[flow/run.sh]
#!/bin/bash
# the make line also repeats each setting of config.mk as NAME=value (left out here)
make -C /OpenROAD-flow-scripts/flow DESIGN_CONFIG=/design/flow/config.mk WORK_HOME=/design/flow/orfs CLKGATE_MAP_FILE= finish
[flow/config.mk]
export PLATFORM = sky130hd
export DESIGN_NAME = alu_top
export DESIGN_NICKNAME = alu_top
export VERILOG_FILES = /design/flow/design.v
export SDC_FILE = /design/flow/constraint.sdc
export NUM_CORES = 4
export LEC_CHECK = 0
export CAP_MARGIN = 15
export CORE_ASPECT_RATIO = 1.03
export CORE_MARGIN = 2
export CORE_UTILIZATION = 66
export GPL_ROUTABILITY_DRIVEN = 1
export MIN_ROUTING_LAYER = met1
export PLACE_DENSITY = 0.6
export SLEW_MARGIN = 20
export TNS_END_PERCENT = 15
[flow/constraint.sdc]
create_clock -name core_clock -period 6.92 [get_ports {clk}]
set_input_delay 1.3840 -clock core_clock [delete_from_list [all_inputs] [get_ports {clk}]]
set_output_delay 1.3840 -clock core_clock [all_outputs]
set_load 0.01 [all_outputs]
[flow/design.v]
module ALU (A, B, ALU_Sel, ALU_Out, Carryout, Overflow);
parameter ADD  = 0;
parameter SUB  = 1;
parameter MUL_HIGH = 2;
parameter MUL_LOW = 3;
input [31:0] A;
input [31:0] B;
input [3:0] ALU_Sel;
output [31:0] ALU_Out;
output Carryout;
output Overflow;
reg[31:0] ALU_32Result;
reg[63:0] ALU_64Result;
always @(*)
begin
    ALU_32Result = 32'h00000000;
    ALU_64Result = 64'h0000000000000000;
    case(ALU_Sel)
        ADD:        ALU_32Result = A + B;
        SUB:        ALU_32Result = A - B;
        MUL_HIGH:	ALU_64Result = A * B;
        MUL_LOW:	ALU_64Result = A * B;
        default:
        begin
            ALU_32Result = 32'h00000000;
            ALU_64Result = 64'h0000000000000000;
        end
    endcase
end
assign ALU_Out = (ALU_Sel == MUL_LOW)? ALU_64Result[31:0]: (ALU_Sel == MUL_HIGH)? ALU_64Result[63:32]:ALU_32Result[31:0];
assign Carryout = 1'b0;
assign Overflow = 1'b0;
endmodule
module alu_top (
    input             clk,
    input      [31:0] A,
    input      [31:0] B,
    input      [3:0]  ALU_Sel,
    output reg [31:0] ALU_Out,
    output reg        Carryout,
    output reg        Overflow
);
reg [31:0] a_q, b_q;
reg [3:0]  sel_q;
wire [31:0] out_d;
wire        carry_d, ovf_d;
ALU u_alu (
    .A(a_q), .B(b_q), .ALU_Sel(sel_q),
    .ALU_Out(out_d), .Carryout(carry_d), .Overflow(ovf_d)
);
always @(posedge clk) begin
    a_q      <= A;
    b_q      <= B;
    sel_q    <= ALU_Sel;
    ALU_Out  <= out_d;
    Carryout <= carry_d;
    Overflow <= ovf_d;
end
endmodule
==> metrics.cfg, run 1 <==
[outcome]
outcome = failed layout checks
failed_checks = setup timing

[global_route]
grt_pass1_wl_um = 183000
gr-usage-all-layers_pct = 40.4
grt_max_degree = 36
grt_overflow = 0
antenna_found_initial = 6
grt_pass1_vias = 33400

[setup_path]
critPathMaxFanout = 8
crit_buf_inv = 6
r2r_slack_ps = -500
crit_start = b_q[10]$_DFF_P_
cp.arrival_ps = 7710
critical_path.slowest_cell = fa_2
crit_path_start_kind = flip-flop
crit_required_ps = 7200
cp.depth = 25
end_kind = flip-flop
max_stage_delay_ps = 630
r2r-end = ALU_Out[31]$_DFF_P_
timing.rr.start = b_q[10]$_DFF_P_
crit_type = flip-flop to flip-flop
r2r_cells = 25
critPathTopFamily = adder cells
cp_common_cell = fa_1
crit_path_end = ALU_Out[31]$_DFF_P_

[synth]
ys_seq_share_pct = 5.23
adder_share_pct = 56.6
numSynthFlops = 100
top_cell_area_share_pct = 46.9
ys_sh_mux_pct = 0.287
yosys.area_share.aoi_pct = 6.40
syn_inst = 4257
async_flop_share_pct = 0
ff_type = dfxtp_1
ys_types = 74
netlist.top_cell.by_area = fa_1
top_cells_by_area = fa_1 (47%), ha_1 (9.7%), and2_1 (9.5%), inv_1 (8.8%), dfxtp_1 (5.2%)
ys_area_um2 = 38300
syn_avg_cell_area_um2 = 9.00
yosys.area_share.simple_pct = 17.6
logic_family = adder cells
ys_warn_count = 2
synth_top_cell_by_count = inv_1
synthXorXnorAreaFrac_pct = 2.49
synth-edff-count = 0
yosysCellCount = 4257
common_cells = inv_1 (899), fa_1 (897), and2_1 (580), nand2_1 (524), ha_1 (296)
syn-cell-area_um2 = 38300

[place]
hpwl_um = 94600
placed_cells = 5350
gp_congestion = 0.957
pre_cts_slack_ps = -707
place_area_um2 = 43800
portBuffers = 100

[timing]
period_minus_slack_ps = 7420
timing.fmax_mhz = 135
hold_viol = 0
post-route-period-util_pct = 107
slew_headroom_pct = 41.3
slew_violations = 0
finalSetupViolations = 32
rsz0062_at_grt = yes
skew_ps = 22.6
worst_pin_slew_ps = 881
fin_ws_ps = -505

[finish]
finish.net_count = 5888
stdcell_area_um2 = 45600
area_growth_pct = 19.1
final_cells = 5409
postLayoutCoreUtil_pct = 79.5

[detailed_routing]
drc_errors = 0
wl_um = 117000
drt_iter0_drc = 2091
wl_per_cell_um = 21.6
via_per_inst = 5.74
firstDrtPassIters = 6
ant_nets = 0
vias = 31000

[clock_network]
cts_made_buffers = 9
tritoncts = done
clk_pin_slew_ps = 80
cts.htree.levels = 3
clkSinkCount = 100
cts-root-buf = clkbuf_16
insertion_delay_ps = 410
clockBufferDepth = 2

[die]
chipArea_um2 = 60000
pin_count = 103
dieWidth_um = 241
coreArea_um2 = 57300
fp-utilization_pct = 66.8
die_h_um = 248
rows = 89

[hold_path]
hold_class = flip-flop to flip-flop
hold_end = ALU_Out[25]$_DFF_P_
hold-path-cell-count = 2
hp-start = sel_q[0]$_DFF_P_

[flow_run]
drv_cap = 0
tool_warnings = 32

[per-layer routing]
metal / track usage, % / part of all wire (%) / vias to the layer above
met3: 7.95 / 8.4 / 431
met4: 22.3 / 7.1 / 0
li1: - / - / 13400
met2: 65.5 / 48 / 1457
met5: 0 / 0 / -
met1: 50.7 / 36 / 15700
[layout make-up]
class                   instances  area, um2
multi-input cells            2996      32800
fillers                      3851      11700
repair buffers                620       6060
inverters                     899       3370
flip-flops and latches        100       2060
well taps                     773        967
clock buffers                   9        225
clock inverters                 7       80.1
diodes                          5       12.5
[per-stage QoR]
step / hold slack, ps / TNS [ps]
final: 823 / -9690
after global routing: 843 / -15130
after CTS: 823 / -7720
after detailed placement: 809 / -16430
after global placement: 807 / -13810
after floorplan: 597 / -497
[repair_timing]
action / 4_1_cts / 5_1_grt
setup endpoints to repair: 32 / 32
gates resized: 146 / 143
pin swaps: 70 / 110
cloned: 2 / 3
buffers inserted: 11 / 26
hold buffers: 0 / 0
==> inputs of run 2 (changes only) <==
- CAP_MARGIN: 15 -> 20
- CORE_ASPECT_RATIO: 1.03 -> default
- GPL_ROUTABILITY_DRIVEN: 1 -> default
- MIN_ROUTING_LAYER: met1 -> default
- PLACE_DENSITY: 0.6 -> default
- TNS_END_PERCENT: 15 -> default
- clock period: 6.92 -> 7.2 ns (I/O delays scaled with it)
==> run 2 against run 1 <==
Net effect: the layout still fails its checks (setup timing); die size barely moved; critical endpoint unchanged; global-route usage fell by 1.3 points; wire length fell by 0.76%; critical path depth rose by 2; clock skew fell by 0.74 ps; via count rose by 0.18%; first-iteration DRC count rose by 13%; maximum frequency barely moved; register-to-register slack improved by 290 ps; worst setup slack improved by 290 ps; highest routed layer is now met5; non-clock buffer count rose by 1.
==> metrics.cfg, run 2 <==
[place]
gp_congestion = 1.01  ; +5.0%
portBuffers = 100  ; unchanged
place_area_um2 = 43400  ; -1.1%
hpwl_um = 93500  ; -1.1%

[timing]
timing.fmax_mhz = 135  ; about the same
slew_headroom_pct = 38.1  ; -3.1 points
finalSetupViolations = 23  ; -28%
skew_ps = 21.8  ; -0.742 ps
setup_tns_ps = -2120  ; +7570 ps
worst_pin_slew_ps = 926  ; +45.0 ps
slew_violations = 0  ; unchanged
rsz0062_at_grt = yes
hold_viol = 0  ; unchanged
period_minus_slack_ps = 7420  ; -5.16 ps
fin_ws_ps = -220  ; +285 ps
post-route-period-util_pct = 103  ; -4.2 points

[clock_network]
cts-root-buf = clkbuf_16
clockBufferDepth = 2  ; unchanged
cts_made_buffers = 9  ; unchanged
clkSinkCount = 100  ; unchanged
tritoncts = done
cts_hold_buf = 0  ; unchanged
insertion_delay_ps = 410  ; about the same
cts.htree.levels = 3  ; unchanged
clk_pin_slew_ps = 100  ; +20 ps

[detailed_routing]
wl_per_cell_um = 21.5  ; -0.54%
drc_errors = 0  ; unchanged
firstDrtPassIters = 8  ; +2
ant_nets = 0  ; unchanged
wl_um = 116000  ; -0.76%
drt_iter0_drc = 2363  ; +13%
via_per_inst = 5.76  ; +0.41%
diodes = 0  ; -5
vias = 31100  ; +0.18%

[die]
die_h_um = 245  ; -1.4%
coreArea_um2 = 57600  ; +0.41%
chipArea_um2 = 60000  ; about the same
dieWidth_um = 245  ; +1.5%
fp-utilization_pct = 66.5  ; -0.27 points
pin_count = 103  ; unchanged
rows = 88  ; -1.1%

[synth]
ys_types = 74  ; unchanged
ys_area_um2 = 38300  ; unchanged
yosys.area_share.simple_pct = 17.6  ; unchanged
ff_type = dfxtp_1
syn_avg_cell_area_um2 = 9.00  ; unchanged
adder_share_pct = 56.6  ; unchanged
top_cells_by_area = fa_1 (47%), ha_1 (9.7%), and2_1 (9.5%), inv_1 (8.8%), dfxtp_1 (5.2%)
async_flop_share_pct = 0  ; unchanged
yosys.area_share.aoi_pct = 6.40  ; unchanged
synth-edff-count = 0  ; unchanged
syn_inst = 4257  ; unchanged
syn-cell-area_um2 = 38300  ; unchanged
ys_sh_mux_pct = 0.287  ; unchanged
ys_warn_count = 2  ; unchanged
synth_top_cell_by_count = inv_1
netlist.top_cell.by_area = fa_1
common_cells = inv_1 (899), fa_1 (897), and2_1 (580), nand2_1 (524), ha_1 (296)
ys_seq_share_pct = 5.23  ; unchanged
logic_family = adder cells
top_cell_area_share_pct = 46.9  ; unchanged
yosysCellCount = 4257  ; unchanged
synthXorXnorAreaFrac_pct = 2.49  ; unchanged
numSynthFlops = 100  ; unchanged

[setup_path]
critPathTopFamily = adder cells
crit_path_end = ALU_Out[31]$_DFF_P_
cp.depth = 27  ; +8.0%
crit_start = a_q[6]$_DFF_P_
r2r_slack_ps = -220  ; +290 ps
r2r-end = ALU_Out[31]$_DFF_P_
critPathMaxFanout = 11  ; +3
max_stage_delay_ps = 570  ; -60 ps
cp_common_cell = fa_1
r2r_cells = 27  ; +8.0%
crit_path_start_kind = flip-flop
critical_path.slowest_cell = fa_1
cp.arrival_ps = 7700  ; about the same
crit_type = flip-flop to flip-flop
end_kind = flip-flop
crit_buf_inv = 8  ; +2
crit_required_ps = 7480  ; +280 ps
timing.rr.start = a_q[6]$_DFF_P_

[global_route]
antenna_found_initial = 2  ; -4
grt_overflow = 0  ; unchanged
gr-usage-all-layers_pct = 39.1  ; -1.3 points
use_met2_pct = 65.5  ; about the same
use_met3_pct = 6.74  ; -1.2 points
grt.busiest_layer = met2
gr-usage-met1_pct = 51.0  ; +0.24 points
grt_max_degree = 36  ; unchanged
grt_pass1_wl_um = 179000  ; -2.2%
grt_pass1_vias = 32700  ; -2.2%

[hold_path]
hp-start = sel_q[0]$_DFF_P_
hold_end = ALU_Out[25]$_DFF_P_
hold_class = flip-flop to flip-flop
hold-path-cell-count = 2  ; unchanged

[outcome]
outcome = failed layout checks
failed_checks = setup timing

[finish]
seqCellArea_um2 = 2100  ; +1.9%
n_fill_cell = 3822  ; -0.75%
stdcell_area_um2 = 45800  ; +0.38%
combGateArea_um2 = 33000  ; +0.42%
finish.net_count = 5889  ; +0.017%
area_growth_pct = 19.5

[flow_run]
tool_warnings = 31  ; -3.1%
drv_cap = 0  ; unchanged

-- run 2: what timing repair did --
item                                    4_1_cts  5_1_grt
buffers inserted                             36       44
gates cloned                                  3        6
gates resized                               189      164
endpoints found under the setup margin       32       32
pin swaps                                    84      101
-- run 2: area by class of cell --
cell class | count | area share [%]
Clock buffer | 9 | 0.492
Clock inverter | 7 | 0.200
Inverter | 899 | 7.37
Multi-Input combinational cell | 2996 | 72.0
Sequential cell | 100 | 4.58
Tap cell | 765 | 2.09
Timing Repair Buffer | 621 | 13.3
-- run 2: layer usage --
layer / vias up / share of wire [%] / wire length (um)
li1: 13400 / - / -
met1: 15900 / 38 / 43500
met2: 1454 / 48 / 56200
met3: 357 / 8.5 / 9900
met4: 2 / 5.5 / 6340
met5: - / 0.014 / 16
-- run 2: stage by stage --
stage / hold slack, ps / utilization (%) / instances / setup slack [ps]
detailed placement: 836 / 75.3 / 5300 / -688
floorplan: 597 / - / 4258 / 4.17
global placement: 853 / 75.3 / 5300 / -630
finish: 880 / 79.5 / 5397 / -220
global route: 891 / 79.5 / 5397 / -430
CTS: 844 / 77.7 / 5351 / -203
==> inputs of run 3 (changes only) <==
- CAP_MARGIN: 20 -> 15
- CORE_ASPECT_RATIO: default -> 1.03
- CORE_UTILIZATION: 66 -> 72
- CTS_CLUSTER_SIZE: default -> 53
- GPL_ROUTABILITY_DRIVEN: default -> 1
- HOLD_SLACK_MARGIN: default -> -0.09
- MIN_ROUTING_LAYER: default -> met1
- PLACE_DENSITY: default -> 0.64
- SETUP_SLACK_MARGIN: default -> 1.92
- TNS_END_PERCENT: default -> 15
- clock period: 7.2 -> 6.79 ns (I/O delays scaled with it)
==> run 3 against run 2 <==
Net effect: still fails the layout checks on setup timing; global-route usage up 5.5 points; cell area decreased by 1.4%; flip-flop count unchanged; wire length is 3.1% higher; worst hold slack got worse by 38 ps; count of clock-buffer cells in the layout is the same; worst setup slack worse by 560 ps; critical path depth shrank 5; largest cell class unchanged; highest routed layer unchanged.
==> metrics.cfg, run 3 <==
[global_route]
antenna_found_initial = 6  ; +4
gr-usage-all-layers_pct = 44.6  ; +5.5 points
grt_overflow = 0  ; unchanged
grt_pass1_wl_um = 186000  ; +3.8%
grt_max_degree = 36  ; unchanged
grt_pass1_vias = 35200  ; +7.6%

[finish]
n_fill_cell = 2825  ; -26%
finish.net_count = 5878  ; -0.19%
area_growth_pct = 17.8

[clock_network]
insertion_delay_ps = 430  ; +20 ps
clockBufferDepth = 2  ; unchanged
cts_made_buffers = 9  ; unchanged
clk_pin_slew_ps = 100  ; about the same
tritoncts = done
cts.htree.levels = 3  ; unchanged
clkSinkCount = 100  ; unchanged
cts-root-buf = clkbuf_16
cts_hold_buf = 0  ; unchanged

[timing]
finalSetupViolations = 32  ; +39%
timing.fmax_mhz = 132  ; -2.0%
slew_headroom_pct = 39.1  ; +0.96 points
skew_ps = 17.9  ; -3.96 ps
hold_viol = 0  ; unchanged
rsz0062_at_grt = yes
fin_ws_ps = -778  ; -559 ps
slew_violations = 0  ; unchanged
worst_pin_slew_ps = 909  ; -17.1 ps
post-route-period-util_pct = 111  ; +8.4 points
period_minus_slack_ps = 7570  ; +149 ps

[detailed_routing]
ant_nets = 0  ; unchanged
wl_per_cell_um = 22.5  ; +4.6%
via_per_inst = 6.00  ; +4.1%
vias = 31900  ; +2.6%
wl_um = 120000  ; +3.1%
firstDrtPassIters = 6  ; -2
drc_errors = 0  ; unchanged
drt_iter0_drc = 2607  ; +10%

[synth]
common_cells = inv_1 (899), fa_1 (897), and2_1 (580), nand2_1 (524), ha_1 (296)
synthXorXnorAreaFrac_pct = 2.49  ; unchanged
ys_area_um2 = 38300  ; unchanged
top_cell_area_share_pct = 46.9  ; unchanged
yosysCellCount = 4257  ; unchanged
syn-cell-area_um2 = 38300  ; unchanged
syn_inst = 4257  ; unchanged
ys_types = 74  ; unchanged
ys_warn_count = 2  ; unchanged
logic_family = adder cells
syn_avg_cell_area_um2 = 9.00  ; unchanged
yosys.area_share.simple_pct = 17.6  ; unchanged
ff_type = dfxtp_1
adder_share_pct = 56.6  ; unchanged
async_flop_share_pct = 0  ; unchanged
ys_sh_mux_pct = 0.287  ; unchanged
ys_seq_share_pct = 5.23  ; unchanged
synth-edff-count = 0  ; unchanged
top_cells_by_area = fa_1 (47%), ha_1 (9.7%), and2_1 (9.5%), inv_1 (8.8%), dfxtp_1 (5.2%)
synth_top_cell_by_count = inv_1
netlist.top_cell.by_area = fa_1
yosys.area_share.aoi_pct = 6.40  ; unchanged
numSynthFlops = 100  ; unchanged

[setup_path]
crit_required_ps = 7100  ; -380 ps
crit_path_end = ALU_Out[6]$_DFF_P_
r2r-end = ALU_Out[6]$_DFF_P_
crit_type = flip-flop to flip-flop
r2r_slack_ps = -780  ; -560 ps
max_stage_delay_ps = 570  ; about the same
cp.depth = 22  ; -19%
cp.arrival_ps = 7880  ; +180 ps
crit_buf_inv = 5  ; -3
cp_common_cell = fa_1
end_kind = flip-flop
timing.rr.start = a_q[20]$_DFF_P_
crit_path_start_kind = flip-flop
critical_path.slowest_cell = fa_1
crit_start = a_q[20]$_DFF_P_
r2r_cells = 22  ; -19%
critPathTopFamily = adder cells
critPathMaxFanout = 5  ; -6
crit_chain = buf_12 > and2_1 > fa_1 > inv_1 > fa_1 > fa_1 > fa_1 > inv_1 > fa_1 > fa_1 > fa_1 > fa_1 > ha_1 > buf_4 > nand4_1 > or3_4 > o2111a_2 > or4b_4 > nand2_2 > xor2_1 > buf_4 > a221o_1

[place]
hpwl_um = 97500  ; +4.2%
pre_cts_slack_ps = -907  ; -219 ps
gp_congestion = 1.02  ; +1.2%
portBuffers = 100  ; unchanged

[hold_path]
hold_class = flip-flop to flip-flop
hp-start = sel_q[0]$_DFF_P_
hold-path-cell-count = 2  ; unchanged
hold_end = ALU_Out[25]$_DFF_P_

[die]
dieWidth_um = 231  ; -5.6%
fp-utilization_pct = 73.0  ; +6.5 points
rows = 85  ; -3.4%
pin_count = 103  ; unchanged
die_h_um = 238  ; -2.8%
coreArea_um2 = 52400  ; -8.9%
chipArea_um2 = 55100  ; -8.2%

[flow_run]
drv_cap = 0  ; unchanged
tool_warnings = 32  ; +3.2%

[outcome]
failed_checks = setup timing
outcome = failed layout checks

==> run 3: timing repair <==
item                       CTS  global route
pin swaps                   61            59
buffers inserted            10             4
resized                    113           102
setup endpoints to repair   32            32
hold endpoints to repair     0             0
gates cloned                 2             0
==> run 3: final cells by class <==
| type | count | area (um2) | area share, % |
|---|---|---|---|
| Multi-Input combinational cell | 2996 | 32600 | 72.3 |
| Timing Repair Buffer | 610 | 5860 | 13.0 |
| Inverter | 899 | 3370 | 7.48 |
| Sequential cell | 100 | 2050 | 4.54 |
| Tap cell | 696 | 871 | 1.93 |
| Clock buffer | 9 | 225 | 0.499 |
| Clock inverter | 7 | 108 | 0.238 |
| Antenna cell | 3 | 7.51 | 0.0166 |
==> run 3: through the flow <==
stage,hold WS (ps),instance area [um2],setup TNS (ps),util (%),instances
after floorplan,597,38600,-1540,-,4258
after global placement,778,43800,-17590,83.6,5285
after detailed placement,805,43800,-20560,83.6,5285
after CTS,820,44700,-14660,85.3,5313
after global routing,854,45100,-22730,86.1,5318
final,843,45100,-18230,86.1,5320
==> run 3: metal layers <==
metal	vias up	routed length, um	track usage (%)
met5	-	37	0
li1	13400	-	-
met3	690	11900	10.5
met2	1954	57200	73.4
met4	6	9130	27.0
met1	15800	41400	53.5
==> inputs of run 4 (changes only) <==
- ABC_AREA: default -> 1
- CAP_MARGIN: 15 -> 20
- CORE_ASPECT_RATIO: 1.03 -> 1.06
- CORE_UTILIZATION: 72 -> 40
- CTS_CLUSTER_DIAMETER: default -> 284
- CTS_CLUSTER_SIZE: 53 -> 98
- GPL_ROUTABILITY_DRIVEN: 1 -> default
- HOLD_SLACK_MARGIN: -0.09 -> 0.26
- MIN_ROUTING_LAYER: met1 -> default
- PLACE_DENSITY: 0.64 -> 0.45
- SETUP_SLACK_MARGIN: 1.92 -> default
- TNS_END_PERCENT: 15 -> 40
- clock period: 6.79 -> 9.0 ns (I/O delays scaled with it)
==> run 4 against run 3 <==
Net effect: cell area decreased by 1.7%; worst hold slack got worse by 15 ps; register-to-register slack improved by 1900 ps; now clean on timing, DRC and antenna; count of clock-buffer cells in the layout unchanged; cell count increased by 33%; first-iteration DRC count decreased by 14%; die size increased by 93%; critical endpoint is now ALU_Out[0]$_DFF_P_; worst setup slack improved by 1900 ps; area after synthesis increased by 8.0%.
==> metrics.cfg, run 4 <==
[detailed_routing]
firstDrtPassIters = 5  ; -1
wl_um = 138000  ; +16%
via_per_inst = 4.75  ; -21%
drt_iter0_drc = 2245  ; -14%
drc_errors = 0  ; unchanged
wl_per_cell_um = 19.6  ; -13%
ant_nets = 0  ; unchanged
vias = 33600  ; +5.3%

[timing]
setup_tns_ps = 0  ; +18,230 ps
timing.fmax_mhz = 127  ; -3.7%
timing.hold.ws_ps = 828  ; -14.9 ps
fin_ws_ps = 1140  ; +1920 ps
rsz0062_at_grt = no
slew_headroom_pct = 31.2  ; -7.9 points
finalSetupViolations = 0  ; -100%
worst_pin_slew_ps = 1030  ; +123 ps
slew_violations = 0  ; unchanged
skew_ps = 19.4  ; +1.51 ps
post-route-period-util_pct = 87.3  ; -24 points
hold_viol = 0  ; unchanged
period_minus_slack_ps = 7860  ; +287 ps

[synth]
yosys.area_share.aoi_pct = 2.67  ; -3.7 points
netlist.top_cell.by_area = fa_1
ys_sh_mux_pct = 0  ; -0.29 points
synthXorXnorAreaFrac_pct = 0.910  ; -1.6 points
ys_area_um2 = 41400  ; +8.0%
async_flop_share_pct = 0  ; unchanged
numSynthFlops = 100  ; unchanged
yosysCellCount = 5727  ; +35%
syn-cell-area_um2 = 41400  ; +8.0%
ys_warn_count = 2  ; unchanged
ff_type = dfxtp_1
syn_avg_cell_area_um2 = 7.22  ; -20%
common_cells = inv_1 (1,785), nand2_1 (1,730), fa_1 (897), ha_1 (296), clkbuf_1 (205)
top_cell_area_share_pct = 43.4  ; -3.5 points
yosys.area_share.simple_pct = 20.7  ; +3.1 points
ys_types = 41  ; -45%
ys_seq_share_pct = 4.84  ; -0.39 points
adder_share_pct = 52.4  ; -4.2 points
synth_top_cell_by_count = inv_1
logic_family = adder cells
syn_inst = 5727  ; +35%
top_cells_by_area = fa_1 (43%), inv_1 (16%), nand2_1 (16%), ha_1 (9.0%), dfxtp_1 (4.8%)
synth-edff-count = 0  ; unchanged

[setup_path]
critical_path.slowest_cell = dfxtp_1
r2r_cells = 25  ; +14%
critPathTopFamily = adder cells
cp.depth = 25  ; +14%
r2r_slack_ps = 1140  ; +1920 ps
crit_path_start_kind = flip-flop
max_stage_delay_ps = 830  ; +260 ps
crit_type = flip-flop to flip-flop
timing.rr.start = a_q[23]$_DFF_P_
end_kind = flip-flop
r2r-end = ALU_Out[0]$_DFF_P_
crit_buf_inv = 6  ; +1
cp.arrival_ps = 8220  ; +340 ps
crit_path_end = ALU_Out[0]$_DFF_P_
cp_common_cell = fa_1
critPathMaxFanout = 10  ; +5
crit_required_ps = 9360  ; +2260 ps
crit_start = a_q[23]$_DFF_P_

[die]
pin_count = 103  ; unchanged
rows = 121  ; +42%
coreArea_um2 = 103000  ; +96%
dieWidth_um = 316  ; +37%
die_h_um = 335  ; +41%
fp-utilization_pct = 40.3  ; -33 points
chipArea_um2 = 106000  ; +93%

[hold_path]
hold-path-cell-count = 3  ; +1
hold_class = flip-flop to flip-flop
hp-start = sel_q[1]$_DFF_P_
hold_end = ALU_Out[0]$_DFF_P_

[clock_network]
clockBufferDepth = 2  ; unchanged
cts.htree.levels = 3  ; unchanged
clkSinkCount = 100  ; unchanged
cts-root-buf = clkbuf_16
tritoncts = done
cts_hold_buf = 0  ; unchanged
cts_made_buffers = 9  ; unchanged
cts-resized-gates = 0  ; -100%
insertion_delay_ps = 420  ; about the same
clk_pin_slew_ps = 100  ; about the same
cts_post_setup_buffers_inserted = 0  ; -10

[global_route]
gr-usage-all-layers_pct = 27.2  ; -17 points
antenna_found_initial = 12  ; +6
grt_overflow = 0  ; unchanged
grt_pass1_wl_um = 215000  ; +16%
grt_max_degree = 36  ; unchanged
grt_pass1_vias = 35500  ; +0.83%

[flow_run]
tool_warnings = 27  ; -16%
drv_cap = 0  ; unchanged

[finish]
combGateArea_um2 = 31700  ; -2.8%
seqCellArea_um2 = 2020  ; -1.5%
finish.net_count = 6972  ; +19%
area_growth_pct = 7.18
final_cells = 7069  ; +33%
postLayoutCoreUtil_pct = 43.2  ; -43 points
n_fill_cell = 10900  ; +290%

[place]
placed_cells = 7052  ; +33%
pre_cts_slack_ps = 1180  ; +2080 ps
portBuffers = 100  ; unchanged
hpwl_um = 119000  ; +22%
gp_congestion = 0.932  ; -8.4%

[outcome]
outcome = complete, no violations

[run 4: cell type report]
type	instances	area share [%]
diodes	1	0.00564
clock buffers	9	0.508
clock inverters	7	0.178
inverters	1787	15.1
multi-input cells	3602	71.6
flip-flops and latches	100	4.55
well taps	1353	3.82
repair buffers	210	4.26
[run 4: per-stage QoR]
step	cell area, um2
2_1_floorplan	41400
3_3_place_gp	44000
3_5_place_dp	44000
4_1_cts	44300
5_1_grt	44300
6_report	44300
[run 4: metal layers]
metal  wire, um  vias to the layer above  share of wire [%]  GRT usage [%]
met4       2340                       18                1.7           4.41
li1           -                    15900                  -              -
met3       8070                      106                5.8           4.64
met5        253                        -               0.18          0.974
met2      64200                      740                 46           44.7
met1      63600                    16800                 46           38.1
==> inputs of run 5 (changes only) <==
- ABC_AREA: 1 -> default
- CORE_ASPECT_RATIO: 1.06 -> default
- CORE_UTILIZATION: 40 -> 64
- CTS_CLUSTER_DIAMETER: 284 -> default
- CTS_CLUSTER_SIZE: 98 -> default
- HOLD_SLACK_MARGIN: 0.26 -> default
- PLACE_DENSITY: 0.45 -> default
- TNS_END_PERCENT: 40 -> default
- clock period: 9.0 -> 7.37 ns (I/O delays scaled with it)
==> run 5 against run 4 <==
Net effect: the layout now fails its checks (setup timing); cell count is 25% lower; core utilization rose by 32 points; die size down 42%; count of clock-buffer cells in the layout unchanged; non-clock buffer count rose by 299; clock skew up 1.5 ps; synthesized cell count shrank 26%; register-to-register slack worse by 1200 ps; critical path type unchanged; critical endpoint is now ALU_Out[31]$_DFF_P_; largest cell class unchanged; highest routed layer unchanged.
==> metrics.cfg, run 5 <==
[clock_network]
clkSinkCount = 100  ; unchanged
tritoncts = done
insertion_delay_ps = 420  ; about the same
cts.htree.levels = 3  ; unchanged
clockBufferDepth = 2  ; unchanged
cts-root-buf = clkbuf_16
cts_made_buffers = 9  ; unchanged
clk_pin_slew_ps = 100  ; about the same
cts_hold_buf = 0  ; unchanged

[place]
placed_cells = 5251  ; -26%
portBuffers = 100  ; unchanged
gp_congestion = 0.990  ; +6.2%
hpwl_um = 93200  ; -22%

[die]
fp-utilization_pct = 64.8  ; +24 points
dieWidth_um = 249  ; -21%
rows = 89  ; -26%
pin_count = 103  ; unchanged
chipArea_um2 = 61800  ; -42%
coreArea_um2 = 59100  ; -42%
die_h_um = 249  ; -26%

[setup_path]
r2r_slack_ps = -30  ; -1170 ps
timing.rr.start = a_q[21]$_DFF_P_
crit_type = flip-flop to flip-flop
end_kind = flip-flop
crit_buf_inv = 6  ; unchanged
cp.depth = 25  ; unchanged
r2r_cells = 25  ; unchanged
crit_path_start_kind = flip-flop
r2r-end = ALU_Out[31]$_DFF_P_
critPathTopFamily = adder cells
crit_path_end = ALU_Out[31]$_DFF_P_
cp.arrival_ps = 7670  ; -550 ps
critical_path.slowest_cell = fa_2
cp_common_cell = fa_1
crit_required_ps = 7650  ; -1710 ps
crit_start = a_q[21]$_DFF_P_
max_stage_delay_ps = 600  ; -230 ps
critPathMaxFanout = 8  ; -2

[synth]
ys_warn_count = 2  ; unchanged
ys_sh_mux_pct = 0.287  ; +0.29 points
synth-edff-count = 0  ; unchanged
syn-cell-area_um2 = 38300  ; -7.4%
synthXorXnorAreaFrac_pct = 2.49  ; +1.6 points
top_cells_by_area = fa_1 (47%), ha_1 (9.7%), and2_1 (9.5%), inv_1 (8.8%), dfxtp_1 (5.2%)
ys_seq_share_pct = 5.23  ; +0.39 points
syn_inst = 4257  ; -26%
synth_top_cell_by_count = inv_1
top_cell_area_share_pct = 46.9  ; +3.5 points
async_flop_share_pct = 0  ; unchanged
common_cells = inv_1 (899), fa_1 (897), and2_1 (580), nand2_1 (524), ha_1 (296)
ys_area_um2 = 38300  ; -7.4%
netlist.top_cell.by_area = fa_1
syn_avg_cell_area_um2 = 9.00  ; +25%
yosysCellCount = 4257  ; -26%
ys_types = 74  ; +80%
logic_family = adder cells
adder_share_pct = 56.6  ; +4.2 points
ff_type = dfxtp_1
yosys.area_share.simple_pct = 17.6  ; -3.1 points
yosys.area_share.aoi_pct = 6.40  ; +3.7 points
numSynthFlops = 100  ; unchanged

[flow_run]
tool_warnings = 31  ; +15%
drv_cap = 0  ; unchanged

[timing]
hold_viol = 0  ; unchanged
period_minus_slack_ps = 7400  ; -460 ps
post-route-period-util_pct = 100  ; +13 points
slew_headroom_pct = 37.4  ; +6.2 points
fin_ws_ps = -25.2  ; -1170 ps
setup_tns_ps = -25.2  ; -25.2 ps
finalSetupViolations = 1  ; +1
worst_pin_slew_ps = 936  ; -95.5 ps
skew_ps = 20.9  ; +1.49 ps
rsz0062_at_grt = yes
slew_violations = 0  ; unchanged
timing.hold.ws_ps = 793  ; -34.9 ps
timing.fmax_mhz = 135  ; +6.2%

[finish]
finish.net_count = 5777  ; -17%
final_cells = 5294  ; -25%
area_growth_pct = 16.2

[detailed_routing]
drc_errors = 0  ; unchanged
wl_um = 112000  ; -19%
via_per_inst = 5.69  ; +20%
drt_iter0_drc = 2118  ; -5.7%
vias = 30100  ; -10%
ant_nets = 0  ; unchanged
firstDrtPassIters = 25  ; +20
wl_per_cell_um = 21.1  ; +7.9%

[hold_path]
hold_class = flip-flop to flip-flop
hold_end = ALU_Out[0]$_DFF_P_
hold-path-cell-count = 2  ; -1
hp-start = a_q[0]$_DFF_P_

[global_route]
grt_max_degree = 36  ; unchanged
grt_pass1_vias = 32900  ; -7.2%
grt_pass1_wl_um = 181000  ; -15%
antenna_found_initial = 2  ; -10
grt_overflow = 0  ; unchanged
gr-usage-all-layers_pct = 38.1  ; +11 points

[outcome]
outcome = failed layout checks
failed_checks = setup timing

-- run 5: cell type report --
type                    instances  area (um2)
multi-input cells            2996       32700
flip-flops and latches        100        2090
repair buffers                509        5000
clock buffers                   9         225
well taps                     773         967
diodes                          1        2.50
inverters                     899        3370
clock inverters                 7        93.8
fillers                      4427       14600
-- run 5: routing by layer --
layer | GRT usage, % | share of wire, %
met5 | 0 | 0.014
met4 | 14.4 | 5.0
met3 | 7.13 | 8.3
met2 | 64.8 | 49
met1 | 48.8 | 38
-- run 5: through the flow --
| step | instance area [um2] | setup WS, ps | utilization [%] |
|---|---|---|---|
| after CTS | 43800 | -76.8 | 74.0 |
| after global routing | 44500 | -233 | 75.2 |
| after floorplan | 38300 | 17.1 | - |
| final | 44500 | -25.2 | 75.2 |
| after global placement | 42900 | -452 | 72.5 |
| after detailed placement | 42900 | -486 | 72.5 |
-- run 5: repair_timing --
action                     in CTS  in global routing
pin swaps                      61                110
buffers inserted               17                 12
setup endpoints to repair      32                 31
gates resized                 120                177
cloned                          0                  2
==> inputs of run 6 (changes only) <==
- ABC_AREA: default -> 1
- CORE_ASPECT_RATIO: default -> 0.92
- CORE_UTILIZATION: 64 -> 52
- CTS_CLUSTER_DIAMETER: default -> 397
- CTS_CLUSTER_SIZE: default -> 98
- SETUP_SLACK_MARGIN: default -> 1.23
- clock period: 7.37 -> 5.97 ns (I/O delays scaled with it)
==> run 6 against run 5 <==
Net effect: the layout still fails its checks (setup timing); worst setup slack worse by 740 ps; worst hold slack better by 130 ps; non-clock buffer count up 117; highest routed layer unchanged; critical endpoint is now ALU_Out[14]$_DFF_P_; area after synthesis up 8.0%; sequential share of layout area down 0.58 points; global-route usage down 4.2 points; wire length up 25%; via count up 21%; first-iteration DRC count up 23%.
==> metrics.cfg, run 6 <==
[setup_path]
critPathTopFamily = adder cells
cp_common_cell = fa_1
max_stage_delay_ps = 630  ; +30 ps
r2r_cells = 29  ; +16%
r2r_slack_ps = -760  ; -740 ps
crit_start = a_q[14]$_DFF_P_
crit_required_ps = 6320  ; -1330 ps
r2r-end = ALU_Out[14]$_DFF_P_
crit_path_start_kind = flip-flop
cp.arrival_ps = 7080  ; -590 ps
crit_type = flip-flop to flip-flop
end_kind = flip-flop
critical_path.slowest_cell = fa_2
crit_path_end = ALU_Out[14]$_DFF_P_
crit_buf_inv = 7  ; +1
critPathMaxFanout = 6  ; -2
cp.depth = 29  ; +16%
timing.rr.start = a_q[14]$_DFF_P_

[clock_network]
clkSinkCount = 100  ; unchanged
clockBufferDepth = 2  ; unchanged
cts.htree.levels = 3  ; unchanged
clk_pin_slew_ps = 100  ; about the same
insertion_delay_ps = 420  ; about the same
tritoncts = done
cts_hold_buf = 0  ; unchanged
cts-root-buf = clkbuf_16
cts_made_buffers = 9  ; unchanged

[detailed_routing]
drc_errors = 0  ; unchanged
diodes = 0  ; -1
drt_iter0_drc = 2608  ; +23%
firstDrtPassIters = 6  ; -76%
vias = 36400  ; +21%
via_per_inst = 5.07  ; -11%
ant_nets = 0  ; unchanged
wl_per_cell_um = 19.4  ; -8.0%
wl_um = 140000  ; +25%

[synth]
synth-edff-count = 0  ; unchanged
ff_type = dfxtp_1
common_cells = inv_1 (1,785), nand2_1 (1,730), fa_1 (897), ha_1 (296), clkbuf_1 (205)
syn_avg_cell_area_um2 = 7.22  ; -20%
ys_sh_mux_pct = 0  ; -0.29 points
ys_types = 41  ; -45%
ys_warn_count = 2  ; unchanged
yosys.area_share.aoi_pct = 2.67  ; -3.7 points
syn-cell-area_um2 = 41400  ; +8.0%
ys_area_um2 = 41400  ; +8.0%
yosys.area_share.simple_pct = 20.7  ; +3.1 points
async_flop_share_pct = 0  ; unchanged
top_cells_by_area = fa_1 (43%), inv_1 (16%), nand2_1 (16%), ha_1 (9.0%), dfxtp_1 (4.8%)
logic_family = adder cells
ys_seq_share_pct = 4.84  ; -0.39 points
yosysCellCount = 5727  ; +35%
top_cell_area_share_pct = 43.4  ; -3.5 points
synth_top_cell_by_count = inv_1
netlist.top_cell.by_area = fa_1
synthXorXnorAreaFrac_pct = 0.910  ; -1.6 points
numSynthFlops = 100  ; unchanged
syn_inst = 5727  ; +35%
adder_share_pct = 52.4  ; -4.2 points

[place]
placed_cells = 7088  ; +35%
portBuffers = 100  ; unchanged
hpwl_um = 114000  ; +22%
gp_congestion = 0.941  ; -4.9%

[die]
chipArea_um2 = 81800  ; +32%
rows = 99  ; +11%
fp-utilization_pct = 52.4  ; -12 points
pin_count = 103  ; unchanged
coreArea_um2 = 79000  ; +34%
dieWidth_um = 298  ; +20%
die_h_um = 275  ; +10%

[finish]
final_cells = 7190  ; +36%
n_fill_cell = 7209  ; +63%
combGateArea_um2 = 33600  ; +2.7%
area_growth_pct = 21.8
seqCellArea_um2 = 2070  ; -0.72%
finish.net_count = 7388  ; +28%

[hold_path]
hold_end = ALU_Out[0]$_DFF_P_
hold_class = flip-flop to flip-flop
hold-path-cell-count = 4  ; +2
hp-start = sel_q[1]$_DFF_P_

[outcome]
outcome = failed layout checks
failed_checks = setup timing

[global_route]
grt_overflow = 0  ; unchanged
gr-usage-all-layers_pct = 33.9  ; -4.2 points
grt_pass1_vias = 37500  ; +14%
grt_max_degree = 34  ; -5.6%
antenna_found_initial = 7  ; +5
grt_pass1_wl_um = 212000  ; +17%

[timing]
period_minus_slack_ps = 6730  ; -661 ps
timing.fmax_mhz = 148  ; +9.8%
fin_ws_ps = -764  ; -739 ps
rsz0062_at_grt = yes
skew_ps = 29.4  ; +8.58 ps
slew_headroom_pct = 40.3  ; +2.8 points
post-route-period-util_pct = 113  ; +12 points
worst_pin_slew_ps = 887  ; -49.4 ps
hold_viol = 0  ; unchanged
slew_violations = 0  ; unchanged
finalSetupViolations = 32  ; +31

[flow_run]
tool_warnings = 30  ; -3.2%
drv_cap = 0  ; unchanged

-- run 6: per-layer routing --
layer  GRT usage (%)  part of all wire, %  vias up
li1                -                    -    16800
met4            7.86                  3.3        8
met2            54.2                   45     1350
met3            6.04                  8.4      214
met1            48.4                   43    18100
met5               0                0.034        -
-- run 6: final cells by class --
cell class,count,area share (%)
Multi-Input combinational cell,3602,66.7
Inverter,1787,13.3
Timing Repair Buffer,626,12.7
Sequential cell,100,4.11
Tap cell,1060,2.63
Clock buffer,10,0.454
Clock inverter,5,0.122
-- run 6: metrics by stage --
| stage | hold WS, ps | setup slack (ps) | cell area [um2] | TNS [ps] | utilization (%) |
|---|---|---|---|---|---|
| global placement | 901 | -848 | 47400 | -22120 | 59.9 |
| global route | 973 | -955 | 50400 | -26800 | 63.8 |
| detailed placement | 913 | -877 | 47400 | -22380 | 59.9 |
| CTS | 917 | -698 | 48600 | -18720 | 61.5 |
| floorplan | 581 | -106 | 42400 | -1370 | - |
| finish | 920 | -764 | 50400 | -20720 | 63.8 |
-- run 6: timing repair --
item	4_1_cts	5_1_grt
endpoints found under the setup margin	32	32
pin swaps	40	207
gates resized	206	326
setup buffers	18	48
hold endpoints to repair	0	0
cloned	3	18
==> inputs of run 7 (changes only) <==
- ABC_AREA: 1 -> default
- CAP_MARGIN: 20 -> 15
- CELL_PAD_IN_SITES_DETAIL_PLACEMENT: default -> 2
- CORE_ASPECT_RATIO: 0.92 -> 1.03
- CORE_UTILIZATION: 52 -> 55
- CTS_CLUSTER_DIAMETER: 397 -> default
- CTS_CLUSTER_SIZE: 98 -> default
- GPL_ROUTABILITY_DRIVEN: default -> 0
- MAX_ROUTING_LAYER: default -> met4
- MIN_ROUTING_LAYER: default -> met1
- PLACE_DENSITY: default -> 0.55
- SETUP_SLACK_MARGIN: 1.23 -> default
- SLEW_MARGIN: 20 -> 15
- TNS_END_PERCENT: default -> 50
- clock period: 5.97 -> 10.2 ns (I/O delays scaled with it)
==> run 7 against run 6 <==
Net effect: the run now fails in 3_5_place_dp; synthesized cell count down 26%; die size down 12%; area after synthesis decreased by 7.4%.
==> metrics.cfg, run 7 <==
[outcome]
outcome = stopped before the end
stop_stage = 3_5_place_dp
error = [ERROR DPL-0033] detailed placement checks failed during check placement.

[synth]
yosys.area_share.aoi_pct = 6.40  ; +3.7 points
numSynthFlops = 100  ; unchanged
top_cells_by_area = fa_1 (47%), ha_1 (9.7%), and2_1 (9.5%), inv_1 (8.8%), dfxtp_1 (5.2%)
ys_warn_count = 2  ; unchanged
syn_inst = 4257  ; -26%
synthXorXnorAreaFrac_pct = 2.49  ; +1.6 points
synth_top_cell_by_count = inv_1
yosysCellCount = 4257  ; -26%
adder_share_pct = 56.6  ; +4.2 points
logic_family = adder cells
ys_types = 74  ; +80%
ff_type = dfxtp_1
ys_sh_mux_pct = 0.287  ; +0.29 points
common_cells = inv_1 (899), fa_1 (897), and2_1 (580), nand2_1 (524), ha_1 (296)
top_cell_area_share_pct = 46.9  ; +3.5 points
ys_seq_share_pct = 5.23  ; +0.39 points
async_flop_share_pct = 0  ; unchanged
netlist.top_cell.by_area = fa_1
synth-edff-count = 0  ; unchanged
syn-cell-area_um2 = 38300  ; -7.4%
ys_area_um2 = 38300  ; -7.4%
yosys.area_share.simple_pct = 17.6  ; -3.1 points
syn_avg_cell_area_um2 = 9.00  ; +25%

[die]
chipArea_um2 = 71800  ; -12%
die_h_um = 272  ; -1.0%
dieWidth_um = 264  ; -11%
coreArea_um2 = 69200  ; -12%
fp-utilization_pct = 55.4  ; +3.0 points
rows = 98  ; -1.0%
pin_count = 103  ; unchanged

[place]
portBuffers = 100  ; unchanged

==> run 7: per-stage QoR <==
stage	cell area [um2]	std cells	setup WS [ps]	hold slack, ps
3_3_place_gp	40100	5077	1650	812
2_1_floorplan	38300	4258	2760	597
==> inputs of run 8 (changes only) <==
- CAP_MARGIN: 15 -> 20
- CELL_PAD_IN_SITES_DETAIL_PLACEMENT: 2 -> default
- CORE_ASPECT_RATIO: 1.03 -> default
- CORE_UTILIZATION: 55 -> 40
- GPL_ROUTABILITY_DRIVEN: 0 -> default
- MAX_ROUTING_LAYER: met4 -> default
- MIN_ROUTING_LAYER: met1 -> default
- PLACE_DENSITY: 0.55 -> default
- SLEW_MARGIN: 15 -> 20
- TNS_END_PERCENT: 50 -> default
- clock period: 10.2 -> 6.12 ns (I/O delays scaled with it)
==> run 8 against run 7 <==
Net effect: now fails the layout checks on setup timing; synthesized cell count is the same; area after synthesis unchanged; die size grew 37%.
==> metrics.cfg, run 8 <==
[outcome]
outcome = failed layout checks
failed_checks = setup timing

[synth]
yosys.area_share.simple_pct = 17.6  ; unchanged
async_flop_share_pct = 0  ; unchanged
common_cells = inv_1 (899), fa_1 (897), and2_1 (580), nand2_1 (524), ha_1 (296)
synthXorXnorAreaFrac_pct = 2.49  ; unchanged
syn_avg_cell_area_um2 = 9.00  ; unchanged
netlist.top_cell.by_area = fa_1
ys_warn_count = 2  ; unchanged
numSynthFlops = 100  ; unchanged
ff_type = dfxtp_1
syn-cell-area_um2 = 38300  ; unchanged
ys_area_um2 = 38300  ; unchanged
yosys.area_share.aoi_pct = 6.40  ; unchanged
top_cells_by_area = fa_1 (47%), ha_1 (9.7%), and2_1 (9.5%), inv_1 (8.8%), dfxtp_1 (5.2%)
ys_seq_share_pct = 5.23  ; unchanged
logic_family = adder cells
top_cell_area_share_pct = 46.9  ; unchanged
adder_share_pct = 56.6  ; unchanged
synth_top_cell_by_count = inv_1
syn_inst = 4257  ; unchanged
yosysCellCount = 4257  ; unchanged
synth-edff-count = 0  ; unchanged
ys_types = 74  ; unchanged
ys_sh_mux_pct = 0.287  ; unchanged

[setup_path]
critical_path.slowest_cell = fa_2
crit_required_ps = 6370
r2r_cells = 27
timing.rr.start = a_q[22]$_DFF_P_
max_stage_delay_ps = 580
cp.arrival_ps = 7610
end_kind = flip-flop
crit_type = flip-flop to flip-flop
crit_path_start_kind = flip-flop
critPathTopFamily = adder cells
crit_buf_inv = 8
cp.depth = 27
r2r_slack_ps = -1240
r2r-end = ALU_Out[20]$_DFF_P_
crit_path_end = ALU_Out[20]$_DFF_P_
critPathMaxFanout = 6
crit_start = a_q[22]$_DFF_P_
cp_common_cell = fa_1

[flow_run]
tool_warnings = 30
drv_cap = 0

[detailed_routing]
wl_met2_um = 56200
drt-met1-wl_um = 50800
firstDrtPassIters = 5
vias = 30100
diodes = 0
wl_um = 119000
wl_per_cell_um = 20.0
drc_errors = 0
top_layer_used = met5
met3_length_um = 7510
drt_iter0_drc = 1963
via_per_inst = 5.07
ant_nets = 0

[die]
die_h_um = 313  ; +15%
coreArea_um2 = 95000  ; +37%
pin_count = 103  ; unchanged
chipArea_um2 = 98200  ; +37%
dieWidth_um = 313  ; +19%
fp-utilization_pct = 40.3  ; -15 points
rows = 113  ; +15%

[timing]
hold_viol = 0
slew_violations = 0
rsz0062_at_grt = yes
slew_headroom_pct = 33.6
worst_pin_slew_ps = 996
finalSetupViolations = 32
fin_ws_ps = -1240
period_minus_slack_ps = 7360
skew_ps = 31.5
timing.fmax_mhz = 136
post-route-period-util_pct = 120

[global_route]
grt_pass1_vias = 32800
grt_pass1_wl_um = 187000
antenna_found_initial = 5
grt_max_degree = 36
grt_overflow = 0
gr-usage-all-layers_pct = 24.8

[clock_network]
clockBufferDepth = 2
clk_pin_slew_ps = 90
clkSinkCount = 100
cts.htree.levels = 3
cts-root-buf = clkbuf_16
cts_made_buffers = 9
insertion_delay_ps = 430
cts_hold_buf = 0
tritoncts = done

[place]
portBuffers = 100  ; unchanged
gp_congestion = 0.938
hpwl_um = 99100
placed_cells = 5880
pre_cts_slack_ps = -1360

[finish]
finish.net_count = 5936
area_growth_pct = 23.2
postLayoutCoreUtil_pct = 49.7
final_cells = 5944

[hold_path]
hp-start = sel_q[0]$_DFF_P_
hold_class = flip-flop to flip-flop
hold_end = ALU_Out[25]$_DFF_P_
hold-path-cell-count = 2

-- run 8: per-stage QoR --
step	instance area (um2)	TNS (ps)	hold WS, ps
after floorplan	39200	-15510	597
after global routing	47200	-40470	867
final	47200	-33740	834
after detailed placement	45100	-37430	809
after CTS	46400	-33610	824
after global placement	45100	-36400	806
-- run 8: final cells by class --
type / instances / area, um2
clock inverters: 6 / 65.1
multi-input cells: 2996 / 33300
clock buffers: 10 / 239
fillers: 8959 / 47800
flip-flops and latches: 100 / 2060
inverters: 899 / 3370
well taps: 1265 / 1580
repair buffers: 668 / 6550
-- run 8: layer usage --
metal,vias up,track usage [%]
met2,936,40.7
met3,192,3.48
met4,4,8.04
li1,13500,-
met1,15500,34.1
met5,-,0
-- run 8: repair_timing --
action | in CTS | in global routing
endpoints found under the hold margin | 0 | 0
gates cloned | 2 | 6
setup endpoints to repair | 32 | 32
resized | 172 | 131
setup buffers | 30 | 22
pin swaps | 106 | 101
==> inputs of run 9 (changes only) <==
- ABC_AREA: default -> 1
- CORE_UTILIZATION: 40 -> 68
- CTS_CLUSTER_DIAMETER: default -> 230
- CTS_CLUSTER_SIZE: default -> 100
- clock period: 6.12 -> 4.92 ns (I/O delays scaled with it)
==> run 9 against run 8 <==
Net effect: core utilization is 33 points higher; flip-flop count stayed put; still fails the layout checks on setup timing; count of clock-buffer cells in the layout fell by 1; area after synthesis rose by 8.0%; critical path depth unchanged; die size decreased by 36%.
==> metrics.cfg, run 9 <==
[outcome]
outcome = failed layout checks
failed_checks = setup timing

[setup_path]
critPathTopFamily = adder cells
crit_type = flip-flop to flip-flop
crit_path_end = ALU_Out[21]$_DFF_P_
timing.rr.start = b_q[14]$_DFF_P_
r2r-end = ALU_Out[21]$_DFF_P_
crit_start = b_q[14]$_DFF_P_
end_kind = flip-flop
critPathMaxFanout = 4  ; -2
crit_path_start_kind = flip-flop
critical_path.slowest_cell = fa_1
r2r_cells = 27  ; unchanged
crit_required_ps = 5210  ; -1160 ps
cp.arrival_ps = 7600  ; about the same
cp.depth = 27  ; unchanged
max_stage_delay_ps = 790  ; +210 ps
crit_buf_inv = 7  ; -1
r2r_slack_ps = -2390  ; -1150 ps

[finish]
finish.net_count = 7366  ; +24%
stdcell_area_um2 = 49500  ; +4.9%
seqCellArea_um2 = 2060  ; unchanged
n_fill_cell = 3634  ; -59%
area_growth_pct = 19.7
combGateArea_um2 = 33300  ; about the same

[synth]
yosysCellCount = 5727  ; +35%
ff_type = dfxtp_1
top_cells_by_area = fa_1 (43%), inv_1 (16%), nand2_1 (16%), ha_1 (9.0%), dfxtp_1 (4.8%)
ys_types = 41  ; -45%
ys_area_um2 = 41400  ; +8.0%
yosys.area_share.simple_pct = 20.7  ; +3.1 points
netlist.top_cell.by_area = fa_1
synth_top_cell_by_count = inv_1
numSynthFlops = 100  ; unchanged
top_cell_area_share_pct = 43.4  ; -3.5 points
syn_inst = 5727  ; +35%
async_flop_share_pct = 0  ; unchanged
logic_family = adder cells
syn-cell-area_um2 = 41400  ; +8.0%
ys_seq_share_pct = 4.84  ; -0.39 points
syn_avg_cell_area_um2 = 7.22  ; -20%
ys_sh_mux_pct = 0  ; -0.29 points
synth-edff-count = 0  ; unchanged
ys_warn_count = 2  ; unchanged
synthXorXnorAreaFrac_pct = 0.910  ; -1.6 points
common_cells = inv_1 (1,785), nand2_1 (1,730), fa_1 (897), ha_1 (296), clkbuf_1 (205)
yosys.area_share.aoi_pct = 2.67  ; -3.7 points
adder_share_pct = 52.4  ; -4.2 points

[detailed_routing]
ant_nets = 0  ; unchanged
firstDrtPassIters = 13  ; +8
drt_iter0_drc = 4252  ; +120%
vias = 39300  ; +30%
wl_um = 148000  ; +24%
via_per_inst = 5.69  ; +12%
drc_errors = 0  ; unchanged
wl_per_cell_um = 21.4  ; +6.8%

[die]
pin_count = 103  ; unchanged
fp-utilization_pct = 68.7  ; +28 points
rows = 90  ; -20%
chipArea_um2 = 62800  ; -36%
coreArea_um2 = 60200  ; -37%
dieWidth_um = 251  ; -20%
die_h_um = 251  ; -20%

[global_route]
grt_max_degree = 33  ; -8.3%
gr-usage-all-layers_pct = 45.6  ; +21 points
grt_overflow = 0  ; unchanged
antenna_found_initial = 19  ; +14
grt_pass1_vias = 40800  ; +25%
grt_pass1_wl_um = 217000  ; +16%

[clock_network]
cts_hold_buf = 0  ; unchanged
cts.htree.levels = 3  ; unchanged
cts-root-buf = clkbuf_16
clk_pin_slew_ps = 100  ; about the same
tritoncts = done
insertion_delay_ps = 410  ; -20 ps
clkSinkCount = 100  ; unchanged
clockBufferDepth = 2  ; unchanged
cts_made_buffers = 9  ; unchanged

[hold_path]
hold_class = flip-flop to flip-flop
hp-start = sel_q[0]$_DFF_P_
hold-path-cell-count = 3  ; +1
hold_end = ALU_Out[0]$_DFF_P_

[timing]
hold_viol = 0  ; unchanged
fin_ws_ps = -2390  ; -1150 ps
slew_headroom_pct = 32.1  ; -1.5 points
finalSetupViolations = 32  ; unchanged
rsz0062_at_grt = yes
skew_ps = 26.6  ; -4.85 ps
worst_pin_slew_ps = 1010  ; +11.2 ps
period_minus_slack_ps = 7310  ; -45.8 ps
timing.fmax_mhz = 137  ; +0.63%
slew_violations = 0  ; unchanged
post-route-period-util_pct = 149  ; +28 points

[flow_run]
tool_warnings = 33  ; +10%
drv_cap = 0  ; unchanged

[place]
hpwl_um = 115000  ; +16%
gp_congestion = 1.04  ; +11%
portBuffers = 100  ; unchanged
place_area_um2 = 47400  ; +5.1%

## run 9: layout make-up
class,instances,share of cell area (%)
timing repair buffer,604,12.3
tap,782,1.98
inverter,1787,13.6
clock inverter,7,0.195
clock buffer,9,0.455
multi-input combinational,3602,67.3
antenna,10,0.0505
sequential,100,4.16
## run 9: metrics by stage
step	std cells	hold WS [ps]	TNS [ps]	setup slack, ps	utilization [%]
2_1_floorplan	5728	581	-34850	-1160	-
3_3_place_gp	6843	617	-56090	-1950	78.6
3_5_place_dp	6843	632	-57210	-2010	78.6
4_1_cts	6868	649	-53460	-1750	80.2
5_1_grt	6893	685	-76240	-2470	82.2
6_report	6901	647	-73200	-2390	82.2
## run 9: routing by layer
metal	wire [um]	GRT usage, %	share of wire [%]	up-vias
li1	-	-	-	16800
met4	12300	25.9	8.3	20
met5	154	0	0.10	-
met3	20500	12.0	14	927
met2	65100	72.3	44	2861
met1	49600	57.0	34	18700
## run 9: repair_timing
action                                  CTS  global route
buffers inserted                          6            16
endpoints found under the setup margin   32            32
pin swaps                                33            73
cloned                                    3             7
resized                                 162           272
endpoints found under the hold margin     0             0
==> inputs of run 10 (changes only) <==
- ABC_AREA: 1 -> 0
- CAP_MARGIN: 20 -> 25
- CORE_ASPECT_RATIO: default -> 1.64
- CORE_UTILIZATION: 68 -> 33
- CTS_CLUSTER_DIAMETER: 230 -> 310
- CTS_CLUSTER_SIZE: 100 -> 47
- GPL_TIMING_DRIVEN: default -> 1
- PLACE_DENSITY_LB_ADDON: default -> 0.2
- clock period: 4.92 -> 5.58 ns (I/O delays scaled with it)
==> run 10 against run 9 <==
Net effect: the layout still fails its checks (setup timing); worst setup slack improved by 450 ps; worst hold slack improved by 250 ps; register-to-register slack improved by 450 ps; critical path depth fell by 2; count of clock-buffer cells in the layout did not move; sequential share of layout area rose by 0.14 points; area after synthesis fell by 7.4%; critical path type unchanged.
==> metrics.cfg, run 10 <==
[timing]
hold_viol = 0  ; unchanged
slew_violations = 0  ; unchanged
period_minus_slack_ps = 7520  ; +205 ps
timing.fmax_mhz = 133  ; -2.7%
rsz0062_at_grt = yes
finalSetupViolations = 32  ; unchanged
post-route-period-util_pct = 135  ; -14 points
skew_ps = 24.2  ; -2.42 ps
slew_headroom_pct = 30.5  ; -1.6 points
timing.hold.ws_ps = 897  ; +250 ps
worst_pin_slew_ps = 1040  ; +34.5 ps
fin_ws_ps = -1940  ; +455 ps

[synth]
syn_avg_cell_area_um2 = 9.00  ; +25%
ys_sh_mux_pct = 0.287  ; +0.29 points
top_cell_area_share_pct = 46.9  ; +3.5 points
async_flop_share_pct = 0  ; unchanged
ff_type = dfxtp_1
synthXorXnorAreaFrac_pct = 2.49  ; +1.6 points
yosysCellCount = 4257  ; -26%
synth-edff-count = 0  ; unchanged
synth_top_cell_by_count = inv_1
adder_share_pct = 56.6  ; +4.2 points
syn_inst = 4257  ; -26%
syn-cell-area_um2 = 38300  ; -7.4%
common_cells = inv_1 (899), fa_1 (897), and2_1 (580), nand2_1 (524), ha_1 (296)
ys_seq_share_pct = 5.23  ; +0.39 points
top_cells_by_area = fa_1 (47%), ha_1 (9.7%), and2_1 (9.5%), inv_1 (8.8%), dfxtp_1 (5.2%)
numSynthFlops = 100  ; unchanged
netlist.top_cell.by_area = fa_1
ys_types = 74  ; +80%
yosys.area_share.simple_pct = 17.6  ; -3.1 points
ys_area_um2 = 38300  ; -7.4%
ys_warn_count = 2  ; unchanged
yosys.area_share.aoi_pct = 6.40  ; +3.7 points
logic_family = adder cells

[clock_network]
clockBufferDepth = 2  ; unchanged
cts_hold_buf = 0  ; unchanged
cts.htree.levels = 3  ; unchanged
cts_made_buffers = 9  ; unchanged
clk_pin_slew_ps = 110  ; about the same
cts-root-buf = clkbuf_16
insertion_delay_ps = 440  ; +30 ps
tritoncts = done
clkSinkCount = 100  ; unchanged

[place]
gp_congestion = 0.928  ; -10%
portBuffers = 100  ; unchanged
place_area_um2 = 45700  ; -3.6%
hpwl_um = 110000  ; -4.6%

[global_route]
grt_overflow = 0  ; unchanged
grt_pass1_wl_um = 203000  ; -6.2%
gr-usage-all-layers_pct = 22.8  ; -23 points
grt_max_degree = 36  ; +9.1%
antenna_found_initial = 2  ; -17
grt_pass1_vias = 34400  ; -16%

[hold_path]
hold_class = flip-flop to flip-flop
hold-path-cell-count = 2  ; -1
hold_end = ALU_Out[25]$_DFF_P_
hp-start = sel_q[1]$_DFF_P_

[die]
fp-utilization_pct = 33.2  ; -36 points
die_h_um = 440  ; +76%
dieWidth_um = 270  ; +7.7%
chipArea_um2 = 119000  ; +89%
rows = 160  ; +78%
coreArea_um2 = 116000  ; +92%
pin_count = 103  ; unchanged

[detailed_routing]
drt_iter0_drc = 1453  ; -66%
wl_per_cell_um = 21.5  ; +0.53%
via_per_inst = 4.87  ; -14%
ant_nets = 0  ; unchanged
firstDrtPassIters = 5  ; -8
vias = 30600  ; -22%
wl_um = 135000  ; -8.5%
drc_errors = 0  ; unchanged

[setup_path]
crit_buf_inv = 7  ; unchanged
end_kind = flip-flop
max_stage_delay_ps = 620  ; -170 ps
r2r_cells = 25  ; -7.4%
cp.depth = 25  ; -7.4%
r2r_slack_ps = -1940  ; +450 ps
cp_common_cell = fa_1
critPathTopFamily = adder cells
critical_path.slowest_cell = fa_1
crit_start = a_q[12]$_DFF_P_
r2r-end = ALU_Out[31]$_DFF_P_
critPathMaxFanout = 15  ; +11
crit_type = flip-flop to flip-flop
crit_path_start_kind = flip-flop
timing.rr.start = a_q[12]$_DFF_P_
crit_path_end = ALU_Out[31]$_DFF_P_
crit_required_ps = 5880  ; +670 ps
cp.arrival_ps = 7820  ; +220 ps

[outcome]
outcome = failed layout checks
failed_checks = setup timing

[finish]
stdcell_area_um2 = 48500  ; -2.1%
combGateArea_um2 = 33400  ; +0.29%
area_growth_pct = 26.6
seqCellArea_um2 = 2080  ; +1.3%
finish.net_count = 6000  ; -19%
n_fill_cell = 11600  ; +220%

[flow_run]
tool_warnings = 30  ; -9.1%
drv_cap = 0  ; unchanged

-- run 10: metal layers --
layer | part of all wire, % | wire [um] | up-vias | global-route usage [%]
met1 | 35 | 46900 | 16000 | 24.0
li1 | - | - | 13600 | -
met5 | 0.0096 | 13 | - | 0
met4 | 6.4 | 8610 | 2 | 10.1
met3 | 2.5 | 3380 | 270 | 1.64
met2 | 56 | 76200 | 671 | 45.7
-- run 10: layout make-up --
| type | instances | area share, % |
|---|---|---|
| Sequential cell | 100 | 4.30 |
| Antenna cell | 3 | 0.0155 |
| Clock inverter | 6 | 0.163 |
| Multi-Input combinational cell | 2996 | 68.9 |
| Clock buffer | 9 | 0.465 |
| Tap cell | 1539 | 3.97 |
| Inverter | 899 | 6.97 |
| Timing Repair Buffer | 732 | 15.2 |
-- run 10: timing repair --
item                       4_1_cts  5_1_grt
gates resized                  222      175
gates cloned                     6        9
setup buffers                   44       37
setup endpoints to repair       32       32
pin swaps                       66      109
-- run 10: through the flow --
step	setup TNS [ps]	utilization (%)	cells	worst slack, ps
6_report	-55220	42.0	6284	-1940
5_1_grt	-61940	42.0	6281	-2140
4_1_cts	-53400	41.0	6238	-1880
3_5_place_dp	-61890	39.5	6181	-2280
3_3_place_gp	-61850	39.5	6181	-2230
2_1_floorplan	-32790	-	4258	-1400
